==> flow/config.mk <==
export PLATFORM = sky130hd
export DESIGN_NAME = conv_mac_unit
export DESIGN_NICKNAME = conv_mac_unit
export VERILOG_FILES = /design/flow/design.v
export SDC_FILE = /design/flow/constraint.sdc
export NUM_CORES = 4
export LEC_CHECK = 0
export CAP_MARGIN = 20
export CELL_PAD_IN_SITES_GLOBAL_PLACEMENT = 2
export CORE_MARGIN = 2
export CORE_UTILIZATION = 26
export CTS_CLUSTER_DIAMETER = 395
export MAX_ROUTING_LAYER = met4
export MIN_ROUTING_LAYER = met2
export PLACE_DENSITY = 0.8
export SETUP_SLACK_MARGIN = 0.08
export SLEW_MARGIN = 20
==> flow/constraint.sdc <==
create_clock -name core_clock -period 7.03 [get_ports {aclk}]
set_input_delay 1.4060 -clock core_clock [delete_from_list [all_inputs] [get_ports {aclk}]]
set_output_delay 1.4060 -clock core_clock [all_outputs]
set_load 0.01 [all_outputs]
==> flow/design.v <==
`timescale 1ns / 1ps
module ram_based_shift_regs #(
    parameter integer data_width = 8,  
    parameter integer delay_n = 16,  
    parameter shift_type = "ram",  
    parameter ram_type = "lutram",  
    parameter INIT_FILE = "no_init",  
    parameter en_output_register_init = "true",  
    parameter output_register_init_v = 0,  
    parameter real simulation_delay = 1  
)(
    input wire clk,
    input wire resetn,
    input wire[data_width-1:0] shift_in,
    input wire ce,
    output wire[data_width-1:0] shift_out
);
    function integer clogb2 (input integer bit_depth);
        integer temp;
    begin
        temp = bit_depth;
        for(clogb2 = -1;temp > 0;clogb2 = clogb2 + 1)
            temp = temp >> 1;
    end
    endfunction
    reg[data_width-1:0] shift_ffs[delay_n-1:0];
    genvar shift_ffs_i;
    generate
        for(shift_ffs_i = 0;shift_ffs_i < delay_n;shift_ffs_i = shift_ffs_i + 1)
        begin:shift_ffs_blk
            if(en_output_register_init == "false")
            begin
                always @(posedge clk)
                begin
                    if(ce)
                        shift_ffs[shift_ffs_i] <= (shift_ffs_i == 0) ?
                            shift_in:shift_ffs[shift_ffs_i-1];
                end
            end
            else
            begin
                always @(posedge clk or negedge resetn)
                begin
                    if(~resetn)
                        shift_ffs[shift_ffs_i] <= output_register_init_v;
                    else if(ce)
                        shift_ffs[shift_ffs_i] <= (shift_ffs_i == 0) ?
                            shift_in:shift_ffs[shift_ffs_i-1];
                end
            end
        end
    endgenerate
    assign shift_out = shift_ffs[delay_n-1];
endmodule
`timescale 1ns / 1ps
module add_tree_2_4_8_16_32 #(
    parameter integer add_input_n = 16,  
	parameter integer add_width = 32,  
	parameter real simulation_delay = 1  
)(
	input wire aclk,
	input wire aresetn,
	input wire aclken,
	input wire[add_input_n*add_width-1:0] add_in,
	input wire add_in_vld,
	output wire signed[add_width+5-1:0] add_out,
	output wire add_out_vld
);
	wire signed[add_width-1:0] add_s0_in[0:31];
	wire add_s0_in_vld;
	reg signed[add_width+1-1:0] add_s0_out[0:15];
	reg add_s0_out_vld;
	genvar add_s0_i;
	generate
		for(add_s0_i = 0;add_s0_i < 16;add_s0_i = add_s0_i + 1)
		begin:add_s0_blk
			always @(posedge aclk)
			begin
				if(aclken & add_s0_in_vld)
					add_s0_out[add_s0_i] <= add_s0_in[add_s0_i*2] + add_s0_in[add_s0_i*2+1];
			end
		end
	endgenerate
	always @(posedge aclk or negedge aresetn)
	begin
		if(~aresetn)
			add_s0_out_vld <= 1'b0;
		else if(aclken)
			add_s0_out_vld <= add_s0_in_vld;
	end
	wire signed[add_width+1-1:0] add_s1_in[0:15];
	wire add_s1_in_vld;
	reg signed[add_width+2-1:0] add_s1_out[0:7];
	reg add_s1_out_vld;
	genvar add_s1_i;
	generate
		for(add_s1_i = 0;add_s1_i < 8;add_s1_i = add_s1_i + 1)
		begin:add_s1_blk
			always @(posedge aclk)
			begin
				if(aclken & add_s1_in_vld)
					add_s1_out[add_s1_i] <= add_s1_in[add_s1_i*2] + add_s1_in[add_s1_i*2+1];
			end
		end
	endgenerate
	always @(posedge aclk or negedge aresetn)
	begin
		if(~aresetn)
			add_s1_out_vld <= 1'b0;
		else if(aclken)
			add_s1_out_vld <= add_s1_in_vld;
	end
	wire signed[add_width+2-1:0] add_s2_in[0:7];
	wire add_s2_in_vld;
	reg signed[add_width+3-1:0] add_s2_out[0:3];
	reg add_s2_out_vld;
	genvar add_s2_i;
	generate
		for(add_s2_i = 0;add_s2_i < 4;add_s2_i = add_s2_i + 1)
		begin:add_s2_blk
			always @(posedge aclk)
			begin
				if(aclken & add_s2_in_vld)
					add_s2_out[add_s2_i] <= add_s2_in[add_s2_i*2] + add_s2_in[add_s2_i*2+1];
			end
		end
	endgenerate
	always @(posedge aclk or negedge aresetn)
	begin
		if(~aresetn)
			add_s2_out_vld <= 1'b0;
		else if(aclken)
			add_s2_out_vld <= add_s2_in_vld;
	end
	wire signed[add_width+3-1:0] add_s3_in[0:3];
	wire add_s3_in_vld;
	reg signed[add_width+4-1:0] add_s3_out[0:1];
	reg add_s3_out_vld;
	genvar add_s3_i;
	generate
		for(add_s3_i = 0;add_s3_i < 2;add_s3_i = add_s3_i + 1)
		begin:add_s3_blk
			always @(posedge aclk)
			begin
				if(aclken & add_s3_in_vld)
					add_s3_out[add_s3_i] <= add_s3_in[add_s3_i*2] + add_s3_in[add_s3_i*2+1];
			end
		end
	endgenerate
	always @(posedge aclk or negedge aresetn)
	begin
		if(~aresetn)
			add_s3_out_vld <= 1'b0;
		else if(aclken)
			add_s3_out_vld <= add_s3_in_vld;
	end
	wire signed[add_width+4-1:0] add_s4_in[0:1];
	wire add_s4_in_vld;
	reg signed[add_width+5-1:0] add_s4_out;
	reg add_s4_out_vld;
	assign add_out = add_s4_out;
	assign add_out_vld = add_s4_out_vld;
	always @(posedge aclk)
	begin
		if(aclken & add_s4_in_vld)
			add_s4_out <= add_s4_in[0] + add_s4_in[1];
	end
	always @(posedge aclk or negedge aresetn)
	begin
		if(~aresetn)
			add_s4_out_vld <= 1'b0;
		else if(aclken)
			add_s4_out_vld <= add_s4_in_vld;
	end
	genvar add_s0_in_i;
	generate
		for(add_s0_in_i = 0;add_s0_in_i < 32;add_s0_in_i = add_s0_in_i + 1)
		begin:add_s0_in_blk
			if(add_input_n == 32)
				assign add_s0_in[add_s0_in_i] = $signed(add_in[(add_s0_in_i+1)*add_width-1:add_s0_in_i*add_width]);
			else
				assign add_s0_in[add_s0_in_i] = {add_width{1'bx}};
		end
	endgenerate
	genvar add_s1_in_i;
	generate
		for(add_s1_in_i = 0;add_s1_in_i < 16;add_s1_in_i = add_s1_in_i + 1)
		begin:add_s1_in_blk
			if(add_input_n == 16)
				assign add_s1_in[add_s1_in_i] = $signed(add_in[(add_s1_in_i+1)*add_width-1:add_s1_in_i*add_width]);
			else
				assign add_s1_in[add_s1_in_i] = add_s0_out[add_s1_in_i];
		end
	endgenerate
	genvar add_s2_in_i;
	generate
		for(add_s2_in_i = 0;add_s2_in_i < 8;add_s2_in_i = add_s2_in_i + 1)
		begin:add_s2_in_blk
			if(add_input_n == 8)
				assign add_s2_in[add_s2_in_i] = $signed(add_in[(add_s2_in_i+1)*add_width-1:add_s2_in_i*add_width]);
			else
				assign add_s2_in[add_s2_in_i] = add_s1_out[add_s2_in_i];
		end
	endgenerate
	genvar add_s3_in_i;
	generate
		for(add_s3_in_i = 0;add_s3_in_i < 4;add_s3_in_i = add_s3_in_i + 1)
		begin:add_s3_in_blk
			if(add_input_n == 4)
				assign add_s3_in[add_s3_in_i] = $signed(add_in[(add_s3_in_i+1)*add_width-1:add_s3_in_i*add_width]);
			else
				assign add_s3_in[add_s3_in_i] = add_s2_out[add_s3_in_i];
		end
	endgenerate
	genvar add_s4_in_i;
	generate
		for(add_s4_in_i = 0;add_s4_in_i < 2;add_s4_in_i = add_s4_in_i + 1)
		begin:add_s4_in_blk
			if(add_input_n == 2)
				assign add_s4_in[add_s4_in_i] = $signed(add_in[(add_s4_in_i+1)*add_width-1:add_s4_in_i*add_width]);
			else
				assign add_s4_in[add_s4_in_i] = add_s3_out[add_s4_in_i];
		end
	endgenerate
	assign add_s0_in_vld = (add_input_n == 32) ? add_in_vld:1'b0;
	assign add_s1_in_vld = (add_input_n == 16) ? add_in_vld:add_s0_out_vld;
	assign add_s2_in_vld = (add_input_n == 8) ? add_in_vld:add_s1_out_vld;
	assign add_s3_in_vld = (add_input_n == 4) ? add_in_vld:add_s2_out_vld;
	assign add_s4_in_vld = (add_input_n == 2) ? add_in_vld:add_s3_out_vld;
endmodule
`timescale 1ns / 1ps
module max_tree_2_4_8_16_32 #(
    parameter integer cmp_input_n = 4,  
	parameter integer cmp_width = 4,  
	parameter real simulation_delay = 1  
)(
	input wire aclk,
	input wire aresetn,
	input wire aclken,
	input wire[cmp_input_n*cmp_width-1:0] cmp_in,
	input wire cmp_in_vld,
	output wire signed[cmp_width-1:0] cmp_out,
	output wire cmp_out_vld
);
	wire signed[cmp_width-1:0] cmp_in_arr[0:31];
	wire[31:0] cmp_in_mask;
	genvar cmp_in_i;
	generate
		for(cmp_in_i = 0;cmp_in_i < 32;cmp_in_i = cmp_in_i + 1)
		begin:cmp_in_blk
			assign cmp_in_arr[cmp_in_i] = 
				((cmp_in_i % (32/cmp_input_n)) == 0) ? 
					cmp_in[((cmp_in_i/(32/cmp_input_n))+1)*cmp_width-1:(cmp_in_i/(32/cmp_input_n))*cmp_width]:
					{1'b1, {(cmp_width-1){1'b0}}};
			assign cmp_in_mask[cmp_in_i] = 
				((cmp_in_i % (32/cmp_input_n)) == 0) ? 
					1'b1:
					1'b0;
		end
	endgenerate
	wire signed[cmp_width-1:0] cmp_s1_res[0:15];
	wire[15:0] cmp_s1_mask;
	wire signed[cmp_width-1:0] cmp_s2_res[0:7];
	wire[7:0] cmp_s2_mask;
	reg signed[cmp_width-1:0] cmp_s3_res[0:3];
	reg[3:0] cmp_s3_mask;
	reg cmp_in_vld_d1;
	genvar cmp_s1_i;
	generate
		for(cmp_s1_i = 0;cmp_s1_i < 16;cmp_s1_i = cmp_s1_i + 1)
		begin:cmp_s1_blk
			assign cmp_s1_res[cmp_s1_i] = 
				(cmp_in_mask[cmp_s1_i*2] & (cmp_in_arr[cmp_s1_i*2] > cmp_in_arr[cmp_s1_i*2+1])) ? 
					cmp_in_arr[cmp_s1_i*2]:
					cmp_in_arr[cmp_s1_i*2+1];
			assign cmp_s1_mask[cmp_s1_i] = 
				cmp_in_mask[cmp_s1_i*2] | cmp_in_mask[cmp_s1_i*2+1];
		end
	endgenerate
	genvar cmp_s2_i;
	generate
		for(cmp_s2_i = 0;cmp_s2_i < 8;cmp_s2_i = cmp_s2_i + 1)
		begin:cmp_s2_blk
			assign cmp_s2_res[cmp_s2_i] = 
				(cmp_s1_mask[cmp_s2_i*2] & (cmp_s1_res[cmp_s2_i*2] > cmp_s1_res[cmp_s2_i*2+1])) ? 
					cmp_s1_res[cmp_s2_i*2]:
					cmp_s1_res[cmp_s2_i*2+1];
			assign cmp_s2_mask[cmp_s2_i] = 
				cmp_s1_mask[cmp_s2_i*2] | cmp_s1_mask[cmp_s2_i*2+1];
		end
	endgenerate
	genvar cmp_s3_i;
	generate
		for(cmp_s3_i = 0;cmp_s3_i < 4;cmp_s3_i = cmp_s3_i + 1)
		begin:cmp_s3_blk
			always @(posedge aclk)
			begin
				if(aclken & cmp_in_vld)
				begin
					cmp_s3_res[cmp_s3_i] <= 
						(cmp_s2_mask[cmp_s3_i*2] & (cmp_s2_res[cmp_s3_i*2] > cmp_s2_res[cmp_s3_i*2+1])) ? 
							cmp_s2_res[cmp_s3_i*2]:
							cmp_s2_res[cmp_s3_i*2+1];
					cmp_s3_mask[cmp_s3_i] <= 
						cmp_s2_mask[cmp_s3_i*2] | cmp_s2_mask[cmp_s3_i*2+1];
				end
			end
		end
	endgenerate
	always @(posedge aclk or negedge aresetn)
	begin
		if(~aresetn)
			cmp_in_vld_d1 <= 1'b0;
		else if(aclken)
			cmp_in_vld_d1 <= cmp_in_vld;
	end
	wire signed[cmp_width-1:0] cmp_s4_res[0:1];
	wire[1:0] cmp_s4_mask;
	reg signed[cmp_width-1:0] cmp_s5_res;
	reg cmp_in_vld_d2;
	assign cmp_s4_res[0] = 
		(cmp_s3_mask[0] & (cmp_s3_res[0] > cmp_s3_res[1])) ? 
			cmp_s3_res[0]:
			cmp_s3_res[1];
	assign cmp_s4_res[1] = 
		(cmp_s3_mask[2] & (cmp_s3_res[2] > cmp_s3_res[3])) ? 
			cmp_s3_res[2]:
			cmp_s3_res[3];
	assign cmp_s4_mask[0] = cmp_s3_mask[0] | cmp_s3_mask[1];
	assign cmp_s4_mask[1] = cmp_s3_mask[2] | cmp_s3_mask[3];
	always @(posedge aclk)
	begin
		if(aclken & cmp_in_vld_d1)
			cmp_s5_res <= 
				(cmp_s4_mask[0] & (cmp_s4_res[0] > cmp_s4_res[1])) ? 
					cmp_s4_res[0]:
					cmp_s4_res[1];
	end
	always @(posedge aclk or negedge aresetn)
	begin
		if(~aresetn)
			cmp_in_vld_d2 <= 1'b0;
		else if(aclken)
			cmp_in_vld_d2 <= cmp_in_vld_d1;
	end
	assign cmp_out = cmp_s5_res;
	assign cmp_out_vld = cmp_in_vld_d2;
endmodule
`timescale 1ns / 1ps
module signed_mul #(
	parameter integer op_a_width = 16,  
	parameter integer op_b_width = 16,  
	parameter integer output_width = 32,  
	parameter en_in_reg = "false",  
	parameter en_out_reg = "false",  
	parameter real simulation_delay = 1  
)(
	input wire clk,
	input wire ce_in_reg,
	input wire ce_mul,
	input wire ce_out_reg,
	input wire signed[op_a_width-1:0] op_a,
	input wire signed[op_b_width-1:0] op_b,
	output wire signed[output_width-1:0] res
);
	reg signed[op_a_width-1:0] op_a_r;
	reg signed[op_b_width-1:0] op_b_r;
	always @(posedge clk)
	begin
		if(ce_in_reg)
		begin
			op_a_r <= op_a;
			op_b_r <= op_b;
		end
	end
	wire signed[op_a_width-1:0] mul_in1;
	wire signed[op_b_width-1:0] mul_in2;
	reg signed[(op_a_width+op_b_width)-1:0] mul_res;
	assign mul_in1 = (en_in_reg == "false") ? op_a:op_a_r;
	assign mul_in2 = (en_in_reg == "false") ? op_b:op_b_r;
	always @(posedge clk)
	begin
		if(ce_mul)
			mul_res <= mul_in1 * mul_in2;
	end
	reg signed[(op_a_width+op_b_width)-1:0] res_r;
	assign res = (en_out_reg == "false") ? mul_res:res_r;
	always @(posedge clk)
	begin
		if(ce_out_reg)
			res_r <= mul_res;
	end
endmodule
`timescale 1ns / 1ps
module conv_mac_cell #(
	parameter integer ATOMIC_C = 4,  
	parameter EN_SMALL_FP16 = "true",  
	parameter integer INFO_ALONG_WIDTH = 2,  
	parameter real SIM_DELAY = 1  
)(
	input wire aclk,
	input wire aresetn,
	input wire aclken,
	input wire[1:0] calfmt,  
	input wire[ATOMIC_C*16-1:0] mac_in_ftm,  
	input wire[ATOMIC_C*16-1:0] mac_in_wgt,  
	input wire mac_in_ftm_masked,  
	input wire[INFO_ALONG_WIDTH-1:0] mac_in_info_along,  
	input wire mac_in_valid,  
	output wire[7:0] mac_out_exp,  
	output wire signed[39:0] mac_out_frac,  
	output wire[INFO_ALONG_WIDTH-1:0] mac_out_info_along,  
	output wire mac_out_valid,  
	output wire[ATOMIC_C*16-1:0] mul_op_a,  
	output wire[ATOMIC_C*16-1:0] mul_op_b,  
	output wire mul_ce,  
	input wire[ATOMIC_C*32-1:0] mul_res  
);
    function integer clogb2(input integer bit_depth);
    begin
		if(bit_depth == 0)
			clogb2 = 0;
		else
		begin
			for(clogb2 = -1;bit_depth > 0;clogb2 = clogb2 + 1)
				bit_depth = bit_depth >> 1;
		end
    end
    endfunction
	localparam CAL_FMT_INT8 = 2'b00;
	localparam CAL_FMT_INT16 = 2'b01;
	localparam CAL_FMT_FP16 = 2'b10;
	wire mul_ce_inner;
	wire signed[15:0] mul_op_a_arr[0:ATOMIC_C-1];  
	wire signed[15:0] mul_op_b_arr[0:ATOMIC_C-1];  
	reg mul_ce_inner_d1;
	reg signed[15:0] mul_op_a_arr_d1[0:ATOMIC_C-1];  
	reg signed[15:0] mul_op_b_arr_d1[0:ATOMIC_C-1];  
	wire signed[31:0] mul_res_arr[0:ATOMIC_C-1];  
	assign mul_ce = aclken & mul_ce_inner_d1;
	genvar mul_i;
	generate
		for(mul_i = 0;mul_i < ATOMIC_C;mul_i = mul_i + 1)
		begin:mul_blk
			assign mul_op_a[mul_i*16+15:mul_i*16] = mul_op_a_arr_d1[mul_i];
			assign mul_op_b[mul_i*16+15:mul_i*16] = mul_op_b_arr_d1[mul_i];
			assign mul_res_arr[mul_i] = $signed(mul_res[mul_i*32+31:mul_i*32]);
			always @(posedge aclk)
			begin
				if(aclken & mul_ce_inner)
				begin
					mul_op_a_arr_d1[mul_i] <= mul_op_a_arr[mul_i];
					mul_op_b_arr_d1[mul_i] <= mul_op_b_arr[mul_i];
				end
			end
		end
	endgenerate
	always @(posedge aclk or negedge aresetn)
	begin
		if(~aresetn)
			mul_ce_inner_d1 <= 1'b0;
		else if(aclken)
			mul_ce_inner_d1 <= mul_ce_inner;
	end
	wire[15:0] mac_in_ftm_arr[0:ATOMIC_C-1];  
	wire[15:0] mac_in_wgt_arr[0:ATOMIC_C-1];  
	genvar mac_in_i;
	generate
		for(mac_in_i = 0;mac_in_i < ATOMIC_C;mac_in_i = mac_in_i + 1)
		begin:mac_in_blk
			assign mac_in_ftm_arr[mac_in_i] = mac_in_ftm[mac_in_i*16+15:mac_in_i*16];
			assign mac_in_wgt_arr[mac_in_i] = mac_in_wgt[mac_in_i*16+15:mac_in_i*16];
		end
	endgenerate
	wire signed[31:0] add_tree_in_arr[0:ATOMIC_C-1];
	wire[ATOMIC_C*32-1:0] add_tree_in;
	wire add_tree_in_mask;
	wire add_tree_in_valid;
	wire signed[36:0] add_tree_out;
	wire add_tree_out_mask;
	wire add_tree_out_valid;
	genvar add_tree_in_i;
	generate
		for(add_tree_in_i = 0;add_tree_in_i < ATOMIC_C;add_tree_in_i = add_tree_in_i + 1)
		begin:add_tree_in_blk
			assign add_tree_in[add_tree_in_i*32+31:add_tree_in_i*32] = add_tree_in_arr[add_tree_in_i];
		end
	endgenerate
	generate
		if(ATOMIC_C != 1)
		begin
			add_tree_2_4_8_16_32 #(
				.add_input_n(ATOMIC_C),
				.add_width(32),
				.simulation_delay(SIM_DELAY)
			)add_tree_u(
				.aclk(aclk),
				.aresetn(aresetn),
				.aclken(aclken),
				.add_in(add_tree_in),
				.add_in_vld(add_tree_in_valid),
				.add_out(add_tree_out),
				.add_out_vld(add_tree_out_valid)
			);
			ram_based_shift_regs #(
				.data_width(1),
				.delay_n(clogb2(ATOMIC_C)),
				.shift_type("ff"),
				.en_output_register_init("true"),
				.simulation_delay(SIM_DELAY)
			)delay_for_mask_along_with_add_tree_u(
				.clk(aclk),
				.resetn(aresetn),
				.shift_in(add_tree_in_mask),
				.ce(aclken),
				.shift_out(add_tree_out_mask)
			);
		end
		else
		begin
			assign add_tree_out = $signed(add_tree_in);
			assign add_tree_out_mask = add_tree_in_mask;
			assign add_tree_out_valid = add_tree_in_valid;
		end
	endgenerate
	reg mac_in_valid_d1;  
	reg mac_in_valid_d2;  
	reg mac_in_valid_d3;  
	reg mac_in_valid_d4;  
	always @(posedge aclk or negedge aresetn)
	begin
		if(~aresetn)
			{mac_in_valid_d4, mac_in_valid_d3, mac_in_valid_d2, mac_in_valid_d1} <= 4'b0000;
		else if(aclken)
			{mac_in_valid_d4, mac_in_valid_d3, mac_in_valid_d2, mac_in_valid_d1} <= 
				{mac_in_valid_d3, mac_in_valid_d2, mac_in_valid_d1, mac_in_valid};
	end
	reg mac_in_ftm_masked_d1;  
	reg mac_in_ftm_masked_d2;  
	reg mac_in_ftm_masked_d3;  
	reg mac_in_ftm_masked_d4;  
	always @(posedge aclk)
	begin
		if(aclken & mac_in_valid)
			mac_in_ftm_masked_d1 <= mac_in_ftm_masked;
	end
	always @(posedge aclk)
	begin
		if(aclken & mac_in_valid_d1)
			mac_in_ftm_masked_d2 <= mac_in_ftm_masked_d1;
	end
	always @(posedge aclk)
	begin
		if(aclken & mac_in_valid_d2)
			mac_in_ftm_masked_d3 <= mac_in_ftm_masked_d2;
	end
	always @(posedge aclk)
	begin
		if(aclken & mac_in_valid_d3)
			mac_in_ftm_masked_d4 <= mac_in_ftm_masked_d3;
	end
	wire signed[15:0] mul_op_a_int16_arr[0:ATOMIC_C-1];  
	wire signed[15:0] mul_op_b_int16_arr[0:ATOMIC_C-1];  
	wire mul_ce_int16;  
	wire signed[31:0] add_tree_in_int16_arr[0:ATOMIC_C-1];
	wire add_tree_in_int16_mask;
	wire add_tree_in_int16_valid;
	wire signed[39:0] mac_out_frac_int16;  
	wire mac_out_int16_mask;
	wire mac_out_int16_valid;
	assign mul_ce_int16 = mac_in_valid & (~mac_in_ftm_masked);
	assign add_tree_in_int16_mask = mac_in_ftm_masked_d2;
	assign add_tree_in_int16_valid = mac_in_valid_d2;
	assign mac_out_frac_int16 = {{3{add_tree_out[36]}}, add_tree_out};
	assign mac_out_int16_mask = add_tree_out_mask;
	assign mac_out_int16_valid = add_tree_out_valid;
	genvar cal_int16_i;
	generate
		for(cal_int16_i = 0;cal_int16_i < ATOMIC_C;cal_int16_i = cal_int16_i + 1)
		begin:cal_int16_blk
			assign mul_op_a_int16_arr[cal_int16_i] = $signed(mac_in_ftm_arr[cal_int16_i]);
			assign mul_op_b_int16_arr[cal_int16_i] = $signed(mac_in_wgt_arr[cal_int16_i]);
			assign add_tree_in_int16_arr[cal_int16_i] = mul_res_arr[cal_int16_i];
		end
	endgenerate
	wire signed[15:0] mul_op_a_fp16_arr[0:ATOMIC_C-1];  
	wire signed[15:0] mul_op_b_fp16_arr[0:ATOMIC_C-1];  
	wire mul_ce_fp16;  
	wire signed[31:0] add_tree_in_fp16_arr[0:ATOMIC_C-1];
	wire add_tree_in_fp16_mask;
	wire add_tree_in_fp16_valid;
	wire signed[4:0] max_cmp_tree_in_arr[0:ATOMIC_C-1];  
	wire[ATOMIC_C*5-1:0] max_cmp_tree_in;  
	wire max_cmp_tree_in_valid;  
	wire signed[4:0] max_cmp_tree_out;  
	wire[7:0] mac_out_exp_fp16;  
	wire signed[39:0] mac_out_frac_fp16;  
	wire mac_out_fp16_mask;
	wire mac_out_fp16_valid;
	wire fp16_s_f[0:ATOMIC_C-1];  
	wire[4:0] fp16_e_f[0:ATOMIC_C-1];  
	wire[9:0] fp16_m_f[0:ATOMIC_C-1];  
	wire fp16_s_w[0:ATOMIC_C-1];  
	wire[4:0] fp16_e_w[0:ATOMIC_C-1];  
	wire[9:0] fp16_m_w[0:ATOMIC_C-1];  
	wire[13:0] fp16_mts_f[0:ATOMIC_C-1];  
	wire[13:0] fp16_mts_w[0:ATOMIC_C-1];  
	reg fp16_mtso_sign[0:ATOMIC_C-1];  
	reg fp16_mtso_sign_d1[0:ATOMIC_C-1];  
	reg[3:0] fp16_e_h3_f_add_w[0:ATOMIC_C-1];  
	reg[3:0] fp16_e_h3_f_add_w_d1[0:ATOMIC_C-1];  
	reg[3:0] fp16_e_h3_f_add_w_d2[0:ATOMIC_C-1];  
	wire[3:0] fp16_func;  
	reg[3:0] fp16_func_d1;  
	wire[5:0] fp16_set[0:ATOMIC_C-1];  
	reg signed[28:0] fp16_signed_mtso[0:ATOMIC_C-1];  
	reg signed[28:0] fp16_shifted_mtso[0:ATOMIC_C-1];  
	assign mul_ce_fp16 = mac_in_valid & (~mac_in_ftm_masked);
	assign add_tree_in_fp16_mask = mac_in_ftm_masked_d4;
	assign add_tree_in_fp16_valid = mac_in_valid_d4;
	assign max_cmp_tree_in_valid = (calfmt == CAL_FMT_FP16) & mac_in_valid_d1 & (~mac_in_ftm_masked_d1);
	assign mac_out_frac_fp16 = {{3{add_tree_out[36]}}, add_tree_out};
	assign mac_out_fp16_mask = add_tree_out_mask;
	assign mac_out_fp16_valid = add_tree_out_valid;
	assign fp16_func = max_cmp_tree_out[3:0];
	genvar fp16_in_i;
	generate
		for(fp16_in_i = 0;fp16_in_i < ATOMIC_C;fp16_in_i = fp16_in_i + 1)
		begin:fp16_in_blk
			assign {fp16_s_f[fp16_in_i], fp16_e_f[fp16_in_i], fp16_m_f[fp16_in_i]} = 
				mac_in_ftm_arr[fp16_in_i];
			assign {fp16_s_w[fp16_in_i], fp16_e_w[fp16_in_i], fp16_m_w[fp16_in_i]} = 
				mac_in_wgt_arr[fp16_in_i];
		end
	endgenerate
	genvar fp16_mts_i;
	generate
		for(fp16_mts_i = 0;fp16_mts_i < ATOMIC_C;fp16_mts_i = fp16_mts_i + 1)
		begin:fp16_mts_blk
			assign fp16_mts_f[fp16_mts_i] = 
				{3'b000, (EN_SMALL_FP16 == "false") | (fp16_e_f[fp16_mts_i] != 5'b00000), fp16_m_f[fp16_mts_i]} << 
					(
						((EN_SMALL_FP16 == "false") | (fp16_e_f[fp16_mts_i] != 5'b00000)) ? 
							fp16_e_f[fp16_mts_i][1:0]:
							2'b01
					);
			assign fp16_mts_w[fp16_mts_i] = 
				{3'b000, (EN_SMALL_FP16 == "false") | (fp16_e_w[fp16_mts_i] != 5'b00000), fp16_m_w[fp16_mts_i]} << 
					(
						((EN_SMALL_FP16 == "false") | (fp16_e_w[fp16_mts_i] != 5'b00000)) ? 
							fp16_e_w[fp16_mts_i][1:0]:
							2'b01
					);
		end
	endgenerate
	genvar fp16_mtso_sign_i;
	generate
		for(fp16_mtso_sign_i = 0;fp16_mtso_sign_i < ATOMIC_C;fp16_mtso_sign_i = fp16_mtso_sign_i + 1)
		begin:fp16_mtso_sign_blk
			always @(posedge aclk)
			begin
				if(aclken & (calfmt == CAL_FMT_FP16) & mac_in_valid & (~mac_in_ftm_masked))
					fp16_mtso_sign[fp16_mtso_sign_i] <= fp16_s_f[fp16_mtso_sign_i] ^ fp16_s_w[fp16_mtso_sign_i];
			end
			always @(posedge aclk)
			begin
				if(aclken & (calfmt == CAL_FMT_FP16) & mac_in_valid_d1 & (~mac_in_ftm_masked_d1))
					fp16_mtso_sign_d1[fp16_mtso_sign_i] <= fp16_mtso_sign[fp16_mtso_sign_i];
			end
		end
	endgenerate
	genvar fp16_mts_mul_i;
	generate
		for(fp16_mts_mul_i = 0;fp16_mts_mul_i < ATOMIC_C;fp16_mts_mul_i = fp16_mts_mul_i + 1)
		begin:fp16_mts_mul_blk
			assign mul_op_a_fp16_arr[fp16_mts_mul_i] = {2'b00, fp16_mts_f[fp16_mts_mul_i]};
			assign mul_op_b_fp16_arr[fp16_mts_mul_i] = {2'b00, fp16_mts_w[fp16_mts_mul_i]};
		end
	endgenerate
	genvar fp16_e_h3_f_add_w_i;
	generate
		for(fp16_e_h3_f_add_w_i = 0;fp16_e_h3_f_add_w_i < ATOMIC_C;fp16_e_h3_f_add_w_i = fp16_e_h3_f_add_w_i + 1)
		begin:fp16_e_h3_f_add_w_blk
			always @(posedge aclk)
			begin
				if(aclken & (calfmt == CAL_FMT_FP16) & mac_in_valid & (~mac_in_ftm_masked))
					fp16_e_h3_f_add_w[fp16_e_h3_f_add_w_i] <= 
						fp16_e_f[fp16_e_h3_f_add_w_i][4:2] + fp16_e_w[fp16_e_h3_f_add_w_i][4:2];
			end
			always @(posedge aclk)
			begin
				if(aclken & (calfmt == CAL_FMT_FP16) & mac_in_valid_d1 & (~mac_in_ftm_masked_d1))
					fp16_e_h3_f_add_w_d1[fp16_e_h3_f_add_w_i] <= 
						fp16_e_h3_f_add_w[fp16_e_h3_f_add_w_i];
			end
			always @(posedge aclk)
			begin
				if(aclken & (calfmt == CAL_FMT_FP16) & mac_in_valid_d2 & (~mac_in_ftm_masked_d2))
					fp16_e_h3_f_add_w_d2[fp16_e_h3_f_add_w_i] <= 
						fp16_e_h3_f_add_w_d1[fp16_e_h3_f_add_w_i];
			end
		end
	endgenerate
	genvar fp16_signed_mtso_i;
	generate
		for(fp16_signed_mtso_i = 0;fp16_signed_mtso_i < ATOMIC_C;fp16_signed_mtso_i = fp16_signed_mtso_i + 1)
		begin:fp16_signed_mtso_blk
			always @(posedge aclk)
			begin
				if(aclken & (calfmt == CAL_FMT_FP16) & mac_in_valid_d2 & (~mac_in_ftm_masked_d2))
					fp16_signed_mtso[fp16_signed_mtso_i] <= 
						fp16_mtso_sign_d1[fp16_signed_mtso_i] ? 
							({1'b1, ~mul_res_arr[fp16_signed_mtso_i][27:0]} + 1'b1):
							{1'b0, mul_res_arr[fp16_signed_mtso_i][27:0]};
			end
		end
	endgenerate
	genvar max_cmp_tree_in_i;
	generate
		for(max_cmp_tree_in_i = 0;max_cmp_tree_in_i < ATOMIC_C;max_cmp_tree_in_i = max_cmp_tree_in_i + 1)
		begin:max_cmp_tree_in_blk
			assign max_cmp_tree_in_arr[max_cmp_tree_in_i] = 
				{1'b0, fp16_e_h3_f_add_w[max_cmp_tree_in_i]};
			assign max_cmp_tree_in[max_cmp_tree_in_i*5+4:max_cmp_tree_in_i*5] = 
				max_cmp_tree_in_arr[max_cmp_tree_in_i];
		end
	endgenerate
	generate
		if(ATOMIC_C != 1)
		begin
			max_tree_2_4_8_16_32 #(
				.cmp_input_n(ATOMIC_C),
				.cmp_width(5),
				.simulation_delay(SIM_DELAY)
			)max_tree_u(
				.aclk(aclk),
				.aresetn(aresetn),
				.aclken(aclken),
				.cmp_in(max_cmp_tree_in),
				.cmp_in_vld(max_cmp_tree_in_valid),
				.cmp_out(max_cmp_tree_out),
				.cmp_out_vld()
			);
		end
		else
		begin
			reg[4:0] max_cmp_tree_in_d1;  
			reg[4:0] max_cmp_tree_in_d2;  
			reg max_cmp_tree_in_valid_d1;  
			reg max_cmp_tree_in_valid_d2;  
			assign max_cmp_tree_out = max_cmp_tree_in_d2;
			always @(posedge aclk or negedge aresetn)
			begin
				if(~aresetn)
					{max_cmp_tree_in_valid_d2, max_cmp_tree_in_valid_d1} <= 2'b00;
				else if(aclken)
					{max_cmp_tree_in_valid_d2, max_cmp_tree_in_valid_d1} <= 
						{max_cmp_tree_in_valid_d1, max_cmp_tree_in_valid};
			end
			always @(posedge aclk)
			begin
				if(aclken & max_cmp_tree_in_valid)
					max_cmp_tree_in_d1 <= max_cmp_tree_in;
			end
			always @(posedge aclk)
			begin
				if(aclken & max_cmp_tree_in_valid_d1)
					max_cmp_tree_in_d2 <= max_cmp_tree_in_d1;
			end
		end
	endgenerate
	genvar fp16_shifted_mtso_i;
	generate
		for(fp16_shifted_mtso_i = 0;fp16_shifted_mtso_i < ATOMIC_C;fp16_shifted_mtso_i = fp16_shifted_mtso_i + 1)
		begin:fp16_shifted_mtso_blk
			assign fp16_set[fp16_shifted_mtso_i] = 
				{fp16_func - fp16_e_h3_f_add_w_d2[fp16_shifted_mtso_i], 2'b00};
			always @(posedge aclk)
			begin
				if(aclken & (calfmt == CAL_FMT_FP16) & mac_in_valid_d3 & (~mac_in_ftm_masked_d3))
				begin
					if(fp16_set[fp16_shifted_mtso_i] >= 6'd32)
						fp16_shifted_mtso[fp16_shifted_mtso_i] <= 29'd0;
					else
						fp16_shifted_mtso[fp16_shifted_mtso_i] <= 
							(fp16_set[fp16_shifted_mtso_i] == 6'd0) ? fp16_signed_mtso[fp16_shifted_mtso_i]:
							(fp16_set[fp16_shifted_mtso_i] == 6'd4)  ? {
																	       {4{fp16_signed_mtso[fp16_shifted_mtso_i][28]}}, 
																		   fp16_signed_mtso[fp16_shifted_mtso_i][28:4]
																	   }:
							(fp16_set[fp16_shifted_mtso_i] == 6'd8)  ? {
																	       {8{fp16_signed_mtso[fp16_shifted_mtso_i][28]}}, 
																		   fp16_signed_mtso[fp16_shifted_mtso_i][28:8]
																	   }:
							(fp16_set[fp16_shifted_mtso_i] == 6'd12) ? {
																	       {12{fp16_signed_mtso[fp16_shifted_mtso_i][28]}}, 
																		   fp16_signed_mtso[fp16_shifted_mtso_i][28:12]
																	   }:
							(fp16_set[fp16_shifted_mtso_i] == 6'd16) ? {
																	       {16{fp16_signed_mtso[fp16_shifted_mtso_i][28]}}, 
																		   fp16_signed_mtso[fp16_shifted_mtso_i][28:16]
																	   }:
							(fp16_set[fp16_shifted_mtso_i] == 6'd20) ? {
																	       {20{fp16_signed_mtso[fp16_shifted_mtso_i][28]}}, 
																		   fp16_signed_mtso[fp16_shifted_mtso_i][28:20]
																	   }:
							(fp16_set[fp16_shifted_mtso_i] == 6'd24) ? {
																	       {24{fp16_signed_mtso[fp16_shifted_mtso_i][28]}}, 
																		   fp16_signed_mtso[fp16_shifted_mtso_i][28:24]
																	   }:
																	   {
																	       {28{fp16_signed_mtso[fp16_shifted_mtso_i][28]}}, 
																		   fp16_signed_mtso[fp16_shifted_mtso_i][28:28]
																	   };
				end
			end
		end
	endgenerate
	genvar fp16_chn_acumm_i;
	generate
		for(fp16_chn_acumm_i = 0;fp16_chn_acumm_i < ATOMIC_C;fp16_chn_acumm_i = fp16_chn_acumm_i + 1)
		begin:fp16_chn_acumm_blk
			assign add_tree_in_fp16_arr[fp16_chn_acumm_i] = 
				{{3{fp16_shifted_mtso[fp16_chn_acumm_i][28]}}, fp16_shifted_mtso[fp16_chn_acumm_i]};
		end
	endgenerate
	generate
		if(ATOMIC_C != 1)
		begin
			ram_based_shift_regs #(
				.data_width(8),
				.delay_n(clogb2(ATOMIC_C)),
				.shift_type("ff"),
				.en_output_register_init("true"),
				.simulation_delay(SIM_DELAY)
			)delay_for_fp16_func_u(
				.clk(aclk),
				.resetn(aresetn),
				.shift_in({2'b00, fp16_func_d1, 2'b00}),
				.ce(aclken & (calfmt == CAL_FMT_FP16)),
				.shift_out(mac_out_exp_fp16)
			);
		end
		else
		begin
			assign mac_out_exp_fp16 = {2'b00, fp16_func_d1, 2'b00};
		end
	endgenerate
	always @(posedge aclk)
	begin
		if(aclken & (calfmt == CAL_FMT_FP16) & mac_in_valid_d3 & (~mac_in_ftm_masked_d3))
			fp16_func_d1 <= fp16_func;
	end
	assign mul_ce_inner = 
		((calfmt == CAL_FMT_FP16) & mul_ce_fp16) | 
		((calfmt == CAL_FMT_INT16) & mul_ce_int16);
	genvar mul_reuse_i;
	generate
		for(mul_reuse_i = 0;mul_reuse_i < ATOMIC_C;mul_reuse_i = mul_reuse_i + 1)
		begin:mul_reuse_blk
			assign mul_op_a_arr[mul_reuse_i] = 
				(calfmt == CAL_FMT_FP16) ? 
					mul_op_a_fp16_arr[mul_reuse_i]:
					mul_op_a_int16_arr[mul_reuse_i];
			assign mul_op_b_arr[mul_reuse_i] = 
				(calfmt == CAL_FMT_FP16) ? 
					mul_op_b_fp16_arr[mul_reuse_i]:
					mul_op_b_int16_arr[mul_reuse_i];
		end
	endgenerate
	assign add_tree_in_mask = 
		aclken & (
			((calfmt == CAL_FMT_FP16) & add_tree_in_fp16_mask) | 
			((calfmt == CAL_FMT_INT16) & add_tree_in_int16_mask)
		);
	assign add_tree_in_valid = 
		aclken & (
			((calfmt == CAL_FMT_FP16) & add_tree_in_fp16_valid) | 
			((calfmt == CAL_FMT_INT16) & add_tree_in_int16_valid)
		);
	genvar add_tree_reuse_i;
	generate
		for(add_tree_reuse_i = 0;add_tree_reuse_i < ATOMIC_C;add_tree_reuse_i = add_tree_reuse_i + 1)
		begin:add_tree_reuse_blk
			assign add_tree_in_arr[add_tree_reuse_i] = 
				(calfmt == CAL_FMT_FP16) ? 
					add_tree_in_fp16_arr[add_tree_reuse_i]:
					add_tree_in_int16_arr[add_tree_reuse_i];
		end
	endgenerate
	wire[INFO_ALONG_WIDTH-1:0] mac_out_info_along_fp16;  
	wire[INFO_ALONG_WIDTH-1:0] mac_out_info_along_int16;  
	assign mac_out_exp = 
		((calfmt == CAL_FMT_FP16) & (~mac_out_fp16_mask)) ? 
			mac_out_exp_fp16:
			8'd24;
	assign mac_out_frac = 
		(calfmt == CAL_FMT_FP16) ? 
			(mac_out_fp16_mask ? 40'd0:mac_out_frac_fp16):
			(mac_out_int16_mask ? 40'd0:mac_out_frac_int16);
	assign mac_out_info_along = 
		(calfmt == CAL_FMT_FP16) ? 
			mac_out_info_along_fp16:
			mac_out_info_along_int16;
	assign mac_out_valid = 
		aclken & (
			((calfmt == CAL_FMT_FP16) & mac_out_fp16_valid) | 
			((calfmt == CAL_FMT_INT16) & mac_out_int16_valid)
		);
	ram_based_shift_regs #(
		.data_width(INFO_ALONG_WIDTH),
		.delay_n(2+clogb2(ATOMIC_C)),
		.shift_type("ff"),
		.en_output_register_init("true"),
		.simulation_delay(SIM_DELAY)
	)delay_for_info_along_int16_u(
		.clk(aclk),
		.resetn(aresetn),
		.shift_in(mac_in_info_along),
		.ce(aclken),
		.shift_out(mac_out_info_along_int16)
	);
	ram_based_shift_regs #(
		.data_width(INFO_ALONG_WIDTH),
		.delay_n(2),
		.shift_type("ff"),
		.en_output_register_init("true"),
		.simulation_delay(SIM_DELAY)
	)delay_for_info_along_fp16_u(
		.clk(aclk),
		.resetn(aresetn),
		.shift_in(mac_out_info_along_int16),
		.ce(aclken & (calfmt == CAL_FMT_FP16)),
		.shift_out(mac_out_info_along_fp16)
	);
endmodule
`timescale 1ns / 1ps
module conv_mac_unit (
	input wire aclk,
	input wire aresetn,
	input wire aclken,
	input wire[1:0] calfmt,
	input wire[8*16-1:0] mac_in_ftm,
	input wire[8*16-1:0] mac_in_wgt,
	input wire mac_in_ftm_masked,
	input wire[1:0] mac_in_info_along,
	input wire mac_in_valid,
	output wire[7:0] mac_out_exp,
	output wire[39:0] mac_out_frac,
	output wire[1:0] mac_out_info_along,
	output wire mac_out_valid
);
	localparam integer ATOMIC_C = 8;
	wire[ATOMIC_C*16-1:0] mul_op_a;
	wire[ATOMIC_C*16-1:0] mul_op_b;
	wire mul_ce;
	wire[ATOMIC_C*32-1:0] mul_res;
	conv_mac_cell #(
		.ATOMIC_C(ATOMIC_C),
		.EN_SMALL_FP16("true"),
		.INFO_ALONG_WIDTH(2),
		.SIM_DELAY(0)
	)mac_cell_u(
		.aclk(aclk),
		.aresetn(aresetn),
		.aclken(aclken),
		.calfmt(calfmt),
		.mac_in_ftm(mac_in_ftm),
		.mac_in_wgt(mac_in_wgt),
		.mac_in_ftm_masked(mac_in_ftm_masked),
		.mac_in_info_along(mac_in_info_along),
		.mac_in_valid(mac_in_valid),
		.mac_out_exp(mac_out_exp),
		.mac_out_frac(mac_out_frac),
		.mac_out_info_along(mac_out_info_along),
		.mac_out_valid(mac_out_valid),
		.mul_op_a(mul_op_a),
		.mul_op_b(mul_op_b),
		.mul_ce(mul_ce),
		.mul_res(mul_res)
	);
	genvar mul_i;
	generate
		for(mul_i = 0;mul_i < ATOMIC_C;mul_i = mul_i + 1)
		begin:mul_blk
			signed_mul #(
				.op_a_width(16),
				.op_b_width(16),
				.output_width(32),
				.en_in_reg("false"),
				.en_out_reg("false"),
				.simulation_delay(0)
			)mul_u(
				.clk(aclk),
				.ce_in_reg(1'b0),
				.ce_mul(mul_ce),
				.ce_out_reg(1'b0),
				.op_a(mul_op_a[mul_i*16+15:mul_i*16]),
				.op_b(mul_op_b[mul_i*16+15:mul_i*16]),
				.res(mul_res[mul_i*32+31:mul_i*32])
			);
		end
	endgenerate
endmodule
==> flow/run.sh <==
#!/bin/bash
# the make line also repeats each setting of config.mk as NAME=value (left out here)
make -C /OpenROAD-flow-scripts/flow DESIGN_CONFIG=/design/flow/config.mk WORK_HOME=/design/flow/orfs CLKGATE_MAP_FILE= finish
==> metrics.txt, run 1 <==
# HELP chip_impl_metric Flow report values
# TYPE chip_impl_metric gauge
chip_impl_info{name="run_status",value="finished clean"} 1
chip_impl_info{name="topCombFamilyByArea",value="adder cells"} 1
chip_impl_metric{name="maxSlewViolCount",unit=""} 0
chip_impl_metric{name="number_of_buffers_and_inverters_on_the_critical_path",unit=""} 2
chip_impl_metric{name="enable_flop_cells",unit=""} 1357
chip_impl_info{name="flip_flop_cell_with_the_highest_count_after_synthesis",value="sky130_fd_sc_hd__edfxtp_1"} 1
chip_impl_metric{name="drt-wirelength-per-cell",unit="um"} 20.3
chip_impl_metric{name="worstMarginPinSlew",unit="ns"} 1.22
chip_impl_metric{name="p_comb",unit="uW"} 56700
chip_impl_info{name="crit_path_start",value="mac_cell_u.mul_op_b_arr_d1[5][4]$_DFFE_PP_"} 1
chip_impl_metric{name="muxShareOfSynthArea",unit=""} 0.0171
chip_impl_info{name="grt_setup_unrepaired",value="no"} 1
chip_impl_metric{name="fa_ha_area_frac",unit=""} 0.349
chip_impl_info{name="clockRootBuffer",value="sky130_fd_sc_hd__clkbuf_16"} 1
chip_impl_metric{name="endpoint_required_time_on_the_critical_path",unit="ns"} 7.66
chip_impl_metric{name="grtUsageTotal",unit=""} 0.255
chip_impl_metric{name="synth_area_per_cell",unit="sq um"} 9.77
chip_impl_info{name="power-top-group",value="combinational cells"} 1
chip_impl_metric{name="synthArstFlopShare",unit=""} 0.0272
chip_impl_metric{name="timing.final.crit_share",unit=""} 0.945
chip_impl_metric{name="clk_transition_reported_paths",unit="ns"} 0.06
chip_impl_metric{name="whs_path_depth",unit=""} 0
chip_impl_metric{name="fmax",unit="GHz"} 0.151
chip_impl_info{name="setup_crit_start_kind",value="flip-flop"} 1
chip_impl_metric{name="synth.ff_latch_count",unit=""} 1395
chip_impl_info{name="synth.top_cells.by_count",value="sky130_fd_sc_hd__inv_1, sky130_fd_sc_hd__nand2_1, sky130_fd_sc_hd__fa_1"} 1
chip_impl_metric{name="skew",unit="ns"} 0.110
chip_impl_metric{name="die-height",unit="um"} 780
chip_impl_metric{name="detail_route.drc_violations",unit=""} 0
chip_impl_metric{name="cp.depth",unit=""} 19
chip_impl_metric{name="ff2ff_path_depth",unit=""} 19
chip_impl_metric{name="pwr-share-seq",unit=""} 0.177
chip_impl_metric{name="initial_utilization",unit=""} 0.261
chip_impl_metric{name="netSwitchingFraction",unit=""} 0.473
chip_impl_metric{name="powerDensity",unit="nW/um^2"} 454
chip_impl_info{name="worst_path_most_repeated_cell",value="sky130_fd_sc_hd__fa_1"} 1
chip_impl_metric{name="num_rows",unit=""} 284
chip_impl_metric{name="clock_insertion_delay_worst_skew",unit="ns"} 0.99
chip_impl_metric{name="layout.area.comb",unit="sq um"} 103000
chip_impl_metric{name="place_congestion",unit=""} 0.978
chip_impl_info{name="cpLargestDelayFamily",value="adder cells"} 1
chip_impl_metric{name="timing_hold_violations_final",unit=""} 0
chip_impl_metric{name="netSwitchingPower",unit="uW"} 38300
chip_impl_metric{name="tns",unit="ns"} 0
chip_impl_info{name="cts_tree",value="yes"} 1
chip_impl_metric{name="crit_fanout",unit=""} 12
chip_impl_info{name="yosys-top-cells-area",value="sky130_fd_sc_hd__fa_1, sky130_fd_sc_hd__edfxtp_1, sky130_fd_sc_hd__ha_1"} 1
chip_impl_info{name="hold_path_end",value="mac_cell_u.fp16_e_h3_f_add_w_d2[1][3]$_DFFE_PP_"} 1
chip_impl_metric{name="syn-cell-area",unit="sq um"} 156000
chip_impl_metric{name="synth.top_cell.area_share",unit=""} 0.271
chip_impl_metric{name="power.sequential.total",unit="uW"} 14300
chip_impl_metric{name="grt_pass1_wl",unit="um"} 753000
chip_impl_metric{name="vias",unit=""} 156000
chip_impl_metric{name="floorplan.core_area",unit="sq um"} 599000
chip_impl_metric{name="drt_iter0_markers",unit=""} 25400
chip_impl_metric{name="combinationalPowerShare",unit=""} 0.700
chip_impl_metric{name="number_of_global_route_vias_before_repair",unit=""} 179000
chip_impl_metric{name="power_clock",unit="uW"} 9990
chip_impl_info{name="end_kind",value="flip-flop"} 1
chip_impl_metric{name="num-nets-final",unit=""} 19800
chip_impl_metric{name="ys_sh_aoi",unit=""} 0.106
chip_impl_metric{name="boundaryPins",unit=""} 316
chip_impl_metric{name="synth-simple-area-share",unit=""} 0.143
chip_impl_metric{name="synth.yosys.seq_area_share",unit=""} 0.267
chip_impl_metric{name="min_period",unit="ns"} 6.64
chip_impl_metric{name="antenna_violating_nets_post_route",unit=""} 0
chip_impl_metric{name="grt_start_max_net_pins",unit=""} 134
chip_impl_metric{name="cell_internal_pwr",unit="uW"} 42700
chip_impl_metric{name="io_buffer_count",unit=""} 311
chip_impl_metric{name="routed_via_density",unit=""} 6.35
chip_impl_info{name="yosysTopAreaCell",value="sky130_fd_sc_hd__fa_1"} 1
chip_impl_metric{name="power.share.clock",unit=""} 0.123
chip_impl_metric{name="die_size",unit="sq um"} 608000
chip_impl_info{name="reg2reg_to",value="mul_blk[5].mul_u.mul_res[29]$_DFFE_PP_"} 1
chip_impl_metric{name="synth_cell_types",unit=""} 91
chip_impl_metric{name="clock_tree.buffer_depth",unit=""} 4
chip_impl_metric{name="worst-endpoint-arrival",unit="ns"} 7.28
chip_impl_info{name="most_instantiated_library_cell_after_synthesis",value="sky130_fd_sc_hd__inv_1"} 1
chip_impl_metric{name="die_width",unit="um"} 780
chip_impl_info{name="cp-endpoint",value="mul_blk[5].mul_u.mul_res[29]$_DFFE_PP_"} 1
chip_impl_metric{name="utilization",unit=""} 0.298
chip_impl_metric{name="seqCellArea",unit="sq um"} 41700
chip_impl_info{name="cpMaxStageDelayCell",value="sky130_fd_sc_hd__edfxtp_1"} 1
chip_impl_metric{name="cts-buffers-inserted",unit=""} 180
chip_impl_metric{name="cts.htree.levels",unit=""} 4
chip_impl_metric{name="drt_first_pass_iters",unit=""} 10
chip_impl_metric{name="post-place-cells",unit=""} 24000
chip_impl_info{name="critical_path.cell_chain",value="and2_1 -> fa_1 -> inv_1 -> fa_1 -> fa_1 -> fa_1 -> inv_1 -> fa_1 -> fa_1 -> ha_1 -> a21o_1 -> a21o_1 -> a21o_1 -> a21oi_1 -> a311oi_1 -> o31ai_2 -> o21bai_1 -> a21oi_1 -> xnor2_1"} 1
chip_impl_metric{name="xor_xnor_share_of_the_synthesized_area",unit=""} 0.0415
chip_impl_metric{name="synthCells",unit=""} 16000
chip_impl_metric{name="p_leak",unit="uW"} 0.0770
chip_impl_info{name="hp-class",value="flip-flop to flip-flop"} 1
chip_impl_metric{name="finalNonFillerCells",unit=""} 24600
chip_impl_metric{name="yosys_area",unit="sq um"} 156000
chip_impl_metric{name="slowest_delay",unit="ns"} 0.67
chip_impl_metric{name="drt-total-wl",unit="um"} 501000
chip_impl_metric{name="numClockSinks",unit=""} 1395
chip_impl_metric{name="ys_cells",unit=""} 16000
chip_impl_metric{name="ir_worst_vdd",unit="mV"} 0.807
chip_impl_metric{name="reg2reg_slack",unit="ns"} 0.39
chip_impl_metric{name="log.warning_count",unit=""} 41
chip_impl_metric{name="hpwlAfterDp",unit="um"} 381000
chip_impl_metric{name="area_growth_syn_to_layout",unit="%"} 14.0
chip_impl_metric{name="timing.slew.headroom",unit=""} 0.179
chip_impl_info{name="launching_point_of_the_worst_reg2reg_path",value="mac_cell_u.mul_op_b_arr_d1[5][4]$_DFFE_PP_"} 1
chip_impl_info{name="min_from",value="mac_cell_u.fp16_e_h3_f_add_w_d1[1][3]$_DFFE_PP_"} 1
chip_impl_metric{name="grt_overflow_total",unit=""} 0
chip_impl_metric{name="fillers",unit=""} 62600
chip_impl_metric{name="final-setup-viol-count",unit=""} 0
chip_impl_metric{name="yosysWarningCount",unit=""} 32
chip_impl_info{name="setup.worst_path.class",value="flip-flop to flip-flop"} 1
chip_impl_metric{name="initial_antenna_violation_count",unit=""} 4
chip_impl_metric{name="max_cap_viols",unit=""} 0
==> area by class of cell <==
type | instances | share of cell area
well taps | 8008 | 0.0562
inverters | 2565 | 0.0540
multi-input cells | 11400 | 0.577
repair buffers | 838 | 0.0437
diodes | 66 | 0.000926
clock buffers | 200 | 0.0258
flip-flops and latches | 1395 | 0.234
clock inverters | 127 | 0.00821
==> repair_timing <==
item                       4_1_cts  5_1_grt
buffers inserted                 3      240
pin swaps                        0        1
resized                          0       27
hold buffers                     0        0
setup endpoints to repair        2       49
gates cloned                     0        0
==> routing by layer <==
layer  track usage  vias up  part of all wire
li1              -    52900                 -
met1             -    57400                 0
met2         0.296    42600              0.51
met3         0.340     3519              0.42
met4        0.0264        0             0.069
met5             -        -                 0
==> metrics by stage <==
stage	setup slack [ns]	power [uW]	instance area, sq um	hold WS [ns]
6_report	0.386	81000	178000	0.416
5_1_grt	0.0712	89700	178000	0.422
4_1_cts	0.149	80300	176000	0.416
3_5_place_dp	0.0681	70100	170000	0.405
3_3_place_gp	0.0582	70000	170000	0.400
2_1_floorplan	-1.67	54700	157000	0.400
==> run 2: changes to the inputs <==
- ABC_AREA: default -> 1
- CAP_MARGIN: 20 -> 15
- CELL_PAD_IN_SITES_DETAIL_PLACEMENT: default -> 2
- CELL_PAD_IN_SITES_GLOBAL_PLACEMENT: 2 -> default
- CORE_MARGIN: 2 -> 5
- CORE_UTILIZATION: 26 -> 54
- CTS_CLUSTER_DIAMETER: 395 -> default
- CTS_CLUSTER_SIZE: default -> 91
- GPL_ROUTABILITY_DRIVEN: default -> 1
- HOLD_SLACK_MARGIN: default -> 0.17
- PLACE_DENSITY: 0.8 -> default
- PLACE_DENSITY_LB_ADDON: default -> 0.19
- SETUP_SLACK_MARGIN: 0.08 -> default
- TNS_END_PERCENT: default -> 60
- clock period: 7.03 -> 8.57 ns (I/O delays scaled with it)
==> metrics.txt, run 2 <==
# HELP chip_impl_metric Physical implementation figures
# TYPE chip_impl_metric gauge
chip_impl_metric{name="synth.top_cell.area_share",unit=""} 0.259
chip_impl_info{name="synth.top_cells.by_count",value="sky130_fd_sc_hd__inv_1, sky130_fd_sc_hd__nand2_1, sky130_fd_sc_hd__fa_1"} 1
chip_impl_metric{name="xor_xnor_share_of_the_synthesized_area",unit=""} 0.0385
chip_impl_metric{name="synth_cell_types",unit=""} 66
chip_impl_metric{name="die-height",unit="um"} 560
chip_impl_metric{name="synth-simple-area-share",unit=""} 0.156
chip_impl_metric{name="boundaryPins",unit=""} 316
chip_impl_metric{name="syn-cell-area",unit="sq um"} 164000
chip_impl_info{name="run_status",value="aborted with a tool error"} 1
chip_impl_metric{name="synthArstFlopShare",unit=""} 0.0272
chip_impl_info{name="yosysTopAreaCell",value="sky130_fd_sc_hd__fa_1"} 1
chip_impl_info{name="topCombFamilyByArea",value="adder cells"} 1
chip_impl_metric{name="io_buffer_count",unit=""} 311
chip_impl_metric{name="ys_cells",unit=""} 19600
chip_impl_metric{name="ys_sh_aoi",unit=""} 0.0920
chip_impl_metric{name="die_width",unit="um"} 560
chip_impl_metric{name="initial_utilization",unit=""} 0.541
chip_impl_metric{name="floorplan.core_area",unit="sq um"} 302000
chip_impl_info{name="most_instantiated_library_cell_after_synthesis",value="sky130_fd_sc_hd__inv_1"} 1
chip_impl_metric{name="synth_area_per_cell",unit="sq um"} 8.35
chip_impl_metric{name="place_congestion",unit=""} 1.05
chip_impl_metric{name="num_rows",unit=""} 202
chip_impl_metric{name="fa_ha_area_frac",unit=""} 0.333
chip_impl_metric{name="yosysWarningCount",unit=""} 32
chip_impl_info{name="stop_error",value="[ERROR DPL-0033] detailed placement checks failed during check placement."} 1
chip_impl_info{name="flip_flop_cell_with_the_highest_count_after_synthesis",value="sky130_fd_sc_hd__edfxtp_1"} 1
chip_impl_info{name="stop_stage",value="detailed placement"} 1
chip_impl_metric{name="synth.yosys.seq_area_share",unit=""} 0.255
chip_impl_metric{name="yosys_area",unit="sq um"} 164000
chip_impl_metric{name="enable_flop_cells",unit=""} 1357
chip_impl_metric{name="synthCells",unit=""} 19600
chip_impl_info{name="yosys-top-cells-area",value="sky130_fd_sc_hd__fa_1, sky130_fd_sc_hd__edfxtp_1, sky130_fd_sc_hd__inv_1"} 1
chip_impl_metric{name="die_size",unit="sq um"} 314000
chip_impl_metric{name="muxShareOfSynthArea",unit=""} 0
chip_impl_metric{name="synth.ff_latch_count",unit=""} 1395
[run 2: stage by stage]
stage | setup TNS, ns | cells | instance area [sq um] | setup slack [ns]
2_1_floorplan | -127.74 | 19600 | 164000 | -0.484
3_3_place_gp | 0 | 23200 | 170000 | 2.16
==> run 3: changes to the inputs <==
- ABC_AREA: 1 -> default
- CELL_PAD_IN_SITES_DETAIL_PLACEMENT: 2 -> default
- CORE_MARGIN: 5 -> 2
- CORE_UTILIZATION: 54 -> 72
- CTS_CLUSTER_SIZE: 91 -> 85
- HOLD_SLACK_MARGIN: 0.17 -> default
- MIN_ROUTING_LAYER: met2 -> default
- PLACE_DENSITY: default -> 0.71
- PLACE_DENSITY_LB_ADDON: 0.19 -> default
- SETUP_SLACK_MARGIN: default -> 1.71
- TNS_END_PERCENT: 60 -> default
- clock period: 8.57 -> 6.95 ns (I/O delays scaled with it)
==> metrics.txt, run 3 <==
# HELP chip_impl_metric Physical implementation figures
# TYPE chip_impl_metric gauge
chip_impl_metric{name="die_width",unit="um"} 470
chip_impl_metric{name="boundaryPins",unit=""} 316
chip_impl_metric{name="numClockSinks",unit=""} 1395
chip_impl_metric{name="hpwlAfterDp",unit="um"} 346000
chip_impl_metric{name="ys_cells",unit=""} 16000
chip_impl_info{name="clockRootBuffer",value="sky130_fd_sc_hd__clkbuf_16"} 1
chip_impl_info{name="most_instantiated_library_cell_after_synthesis",value="sky130_fd_sc_hd__inv_1"} 1
chip_impl_metric{name="fa_ha_area_frac",unit=""} 0.349
chip_impl_metric{name="synth-simple-area-share",unit=""} 0.143
chip_impl_metric{name="cts.htree.levels",unit=""} 4
chip_impl_metric{name="yosys_area",unit="sq um"} 156000
chip_impl_metric{name="grtUsageTotal",unit=""} 0.514
chip_impl_metric{name="xor_xnor_share_of_the_synthesized_area",unit=""} 0.0415
chip_impl_metric{name="floorplan.core_area",unit="sq um"} 217000
chip_impl_info{name="topCombFamilyByArea",value="adder cells"} 1
chip_impl_info{name="stop_error",value="[ERROR GRT-0232] Routing congestion too high. Check the congestion heatmap in the GUI."} 1
chip_impl_metric{name="grt_overflow_total",unit=""} 2
chip_impl_metric{name="cts-buffers-inserted",unit=""} 158
chip_impl_metric{name="synth.ff_latch_count",unit=""} 1395
chip_impl_metric{name="ys_sh_aoi",unit=""} 0.106
chip_impl_info{name="yosysTopAreaCell",value="sky130_fd_sc_hd__fa_1"} 1
chip_impl_metric{name="yosysWarningCount",unit=""} 32
chip_impl_info{name="yosys-top-cells-area",value="sky130_fd_sc_hd__fa_1, sky130_fd_sc_hd__edfxtp_1, sky130_fd_sc_hd__ha_1"} 1
chip_impl_metric{name="synthCells",unit=""} 16000
chip_impl_metric{name="synth_cell_types",unit=""} 91
chip_impl_metric{name="post-place-cells",unit=""} 18800
chip_impl_metric{name="muxShareOfSynthArea",unit=""} 0.0171
chip_impl_metric{name="enable_flop_cells",unit=""} 1357
chip_impl_metric{name="syn-cell-area",unit="sq um"} 156000
chip_impl_info{name="run_status",value="aborted with a tool error"} 1
chip_impl_info{name="synth.top_cells.by_count",value="sky130_fd_sc_hd__inv_1, sky130_fd_sc_hd__nand2_1, sky130_fd_sc_hd__fa_1"} 1
chip_impl_metric{name="synth_area_per_cell",unit="sq um"} 9.77
chip_impl_info{name="flip_flop_cell_with_the_highest_count_after_synthesis",value="sky130_fd_sc_hd__edfxtp_1"} 1
chip_impl_metric{name="num_rows",unit=""} 171
chip_impl_metric{name="place_congestion",unit=""} 1.01
chip_impl_metric{name="synth.top_cell.area_share",unit=""} 0.271
chip_impl_info{name="stop_stage",value="global routing"} 1
chip_impl_metric{name="synthArstFlopShare",unit=""} 0.0272
chip_impl_metric{name="io_buffer_count",unit=""} 311
chip_impl_metric{name="place_ws",unit="ns"} 0.130
chip_impl_metric{name="initial_utilization",unit=""} 0.722
chip_impl_metric{name="die-height",unit="um"} 470
chip_impl_metric{name="clock_tree.buffer_depth",unit=""} 3
chip_impl_metric{name="synth.yosys.seq_area_share",unit=""} 0.267
chip_impl_metric{name="die_size",unit="sq um"} 221000
==> run 3: metal layers <==
metal  overflow  global-route usage
met2          1               0.728
met5          -                   -
met4          0               0.327
met3          0               0.216
met1          1               0.604
==> run 3: stage by stage <==
step / cell area [sq um] / utilization / TNS [ns] / hold slack [ns]
2_1_floorplan: 157000 / - / -1047.34 / 0.400
3_3_place_gp: 163000 / 0.752 / 0 / 0.400
3_5_place_dp: 163000 / 0.752 / 0 / 0.405
4_1_cts: 179000 / 0.825 / 0 / 0.408
==> run 3: what timing repair did <==
action / in CTS
setup buffers: 769
cloned: 4
resized: 971
setup endpoints to repair: 181
hold buffers: 0
pin swaps: 578
No activity file was given, so power comes from the tool's default toggle rates.
